==> inputs of nickel <==
// adpll_ctr
module adpll_ctr
   (
    input                     rst,
    input                     clk,
    input                     valid,
    input [5-1:0] address,
    input [26-1:0] wdata,
    input                     wstrb,
    output [1:0]              rdata,
    output reg                ready,
    input                     data_mod,  
    output                    dco_pd,
    output reg [1:0]          dco_osc_gain,
    output [4:0]              dco_c_l_rall,
    output [4:0]              dco_c_l_row,
    output [4:0]              dco_c_l_col,
    output [15:0]             dco_c_m_rall,
    output [15:0]             dco_c_m_row,
    output [15:0]             dco_c_m_col,
    output [15:0]             dco_c_s_rall,
    output [15:0]             dco_c_s_row,
    output [15:0]             dco_c_s_col,
    output                    tdc_pd,
    output                    tdc_pd_inj,
    output reg [2:0]          tdc_ctr_freq,
    input [6:0]               tdc_ripple_count,
    input [15:0]              tdc_phase
    );
==> flow/config.mk <==
export PLATFORM = sky130hd
export DESIGN_NAME = adpll_ctr
export DESIGN_NICKNAME = adpll_ctr
export VERILOG_FILES = /design/flow/design.v
export SDC_FILE = /design/flow/constraint.sdc
export NUM_CORES = 4
export LEC_CHECK = 0
export CAP_MARGIN = 25
export CORE_MARGIN = 2
export CORE_UTILIZATION = 45
export MAX_ROUTING_LAYER = met4
export MIN_ROUTING_LAYER = met1
export PLACE_DENSITY_LB_ADDON = 0.24
export SLEW_MARGIN = 20
export TNS_END_PERCENT = 15
==> flow/constraint.sdc <==
create_clock -name core_clock -period 40.4 [get_ports {clk}]
set_input_delay 8.0800 -clock core_clock [delete_from_list [all_inputs] [get_ports {clk}]]
set_output_delay 8.0800 -clock core_clock [all_outputs]
set_load 0.01 [all_outputs]
run.sh (not shown) runs the stock make flow with config.mk's settings and CLKGATE_MAP_FILE=.
==> delta (differences from nickel) <==
- CAP_MARGIN: 25 -> 20
- CORE_UTILIZATION: 45 -> 66
- MIN_ROUTING_LAYER: met1 -> default
- PLACE_DENSITY_LB_ADDON: 0.24 -> default
- SETUP_SLACK_MARGIN: default -> 5.0
- TNS_END_PERCENT: 15 -> 5
==> flow/constraint.sdc (replaced) <==
create_clock -name core_clock -period 29.9 [get_ports {clk}]
set_input_delay 5.9800 -clock core_clock [delete_from_list [all_inputs] [get_ports {clk}]]
set_output_delay 5.9800 -clock core_clock [all_outputs]
set_load 0.01 [all_outputs]
==> lagoon (differences from nickel) <==
- CORE_UTILIZATION: 45 -> 61
- PLACE_DENSITY_LB_ADDON: 0.24 -> default
- SETUP_SLACK_MARGIN: default -> 5.0
- TNS_END_PERCENT: 15 -> 5
==> flow/constraint.sdc (replaced) <==
create_clock -name core_clock -period 21.9 [get_ports {clk}]
set_input_delay 4.3800 -clock core_clock [delete_from_list [all_inputs] [get_ports {clk}]]
set_output_delay 4.3800 -clock core_clock [all_outputs]
set_load 0.01 [all_outputs]
==> comparison <==
nickel passed the timing, design-rule and antenna checks. delta died in global routing on GRT-0232. lagoon never finished: it broke off in global routing.
Area after synthesis is the same in nickel and delta.
Die area: nickel is higher than delta (46%).
Synthesized cell count is the same in lagoon and nickel.


==> v12: inputs <==
adpll_ctr again, from the RTL that the note above started with.
## adpll_ctr
module adpll_ctr
   (
    input                     rst,
    input                     clk,
    input                     valid,
    input [5-1:0] address,
    input [26-1:0] wdata,
    input                     wstrb,
    output [1:0]              rdata,
    output reg                ready,
    input                     data_mod,  
    output                    dco_pd,
    output reg [1:0]          dco_osc_gain,
    output [4:0]              dco_c_l_rall,
    output [4:0]              dco_c_l_row,
    output [4:0]              dco_c_l_col,
    output [15:0]             dco_c_m_rall,
    output [15:0]             dco_c_m_row,
    output [15:0]             dco_c_m_col,
    output [15:0]             dco_c_s_rall,
    output [15:0]             dco_c_s_row,
    output [15:0]             dco_c_s_col,
    output                    tdc_pd,
    output                    tdc_pd_inj,
    output reg [2:0]          tdc_ctr_freq,
    input [6:0]               tdc_ripple_count,
    input [15:0]              tdc_phase
    );
clock: 40.0 ns
lec_check: 0
cap_margin: 20
cell_pad_in_sites_detail_placement: 1
core_margin: 2
core_utilization: 40
place_density: 0.43
slew_margin: 20
==> inputs of v30, as changes to v12 <==
--- a/flow/config.mk
+++ b/flow/config.mk
@@ -7,7 +7,7 @@
 export LEC_CHECK = 0
 export CAP_MARGIN = 20
-export CELL_PAD_IN_SITES_DETAIL_PLACEMENT = 1
 export CORE_MARGIN = 2
-export CORE_UTILIZATION = 40
-export PLACE_DENSITY = 0.43
+export CORE_UTILIZATION = 58
+export PLACE_DENSITY = 0.6
 export SLEW_MARGIN = 20
+export TNS_END_PERCENT = 5
==> flow/constraint.sdc (replaced) <==
create_clock -name core_clock -period 31.1 [get_ports {clk}]
set_input_delay 6.2200 -clock core_clock [delete_from_list [all_inputs] [get_ports {clk}]]
set_output_delay 6.2200 -clock core_clock [all_outputs]
set_load 0.01 [all_outputs]
==> inputs of v23, as changes to v12 <==
--- a/flow/config.mk
+++ b/flow/config.mk
@@ -7,7 +7,9 @@
 export LEC_CHECK = 0
 export CAP_MARGIN = 20
-export CELL_PAD_IN_SITES_DETAIL_PLACEMENT = 1
 export CORE_MARGIN = 2
-export CORE_UTILIZATION = 40
-export PLACE_DENSITY = 0.43
+export CORE_UTILIZATION = 72
+export CTS_CLUSTER_DIAMETER = 41
+export CTS_CLUSTER_SIZE = 15
+export PLACE_DENSITY = 0.38
+export SETUP_SLACK_MARGIN = 3.12
 export SLEW_MARGIN = 20
==> flow/constraint.sdc (replaced) <==
create_clock -name core_clock -period 12.1 [get_ports {clk}]
set_input_delay 2.4200 -clock core_clock [delete_from_list [all_inputs] [get_ports {clk}]]
set_output_delay 2.4200 -clock core_clock [all_outputs]
set_load 0.01 [all_outputs]
==> qor summary <==
	v30	v23	v12
Run status	finished with violations	aborted with a tool error	complete, no violations
Stage where the flow stopped	-	detailed placement (3_5_place_dp)	-
Reasons for failing layout checks	negative setup slack	-	-
Final Max Tran Viols	0	-	0
First DRT Iteration DRCs	4364	-	2759
Number of vias per cell	6.229	-	5.943
Pre-Place Util	0.5832	0.7281	0.4020
Clock-pin slew reported for the worst setup and hold paths after clock tree synthesis	70 ps	-	50 ps
Clock Buffer Count	75	-	94
Clock skew	57.94 ps	-	38.93 ps
Final nets	7169	-	6147
Setup-failing EPs final	1	-	0
Drc violations	0	-	0
Clock root buffer	clkbuf_16	-	clkbuf_16
Logic inverters	394	-	394
Flip-flops	482	-	482
Delay of the slowest cell on the worst path	560 ps	-	630 ps
GRT Resource Usage Total	0.4046	-	0.3015
Reg-to-reg setup timing slack	6250 ps	-	12180 ps
Wire length of the first global-routing pass	262.9 mm	-	275.6 mm
DIE AREA	81300 um^2	65710 um^2	117300 um^2
Total clock buffers created by CTS	56	-	68
Grt met1 use	0.5067	-	0.3958
Global routing's busiest layer	met2	-	met2
Post-placement cell count	7664	-	7198
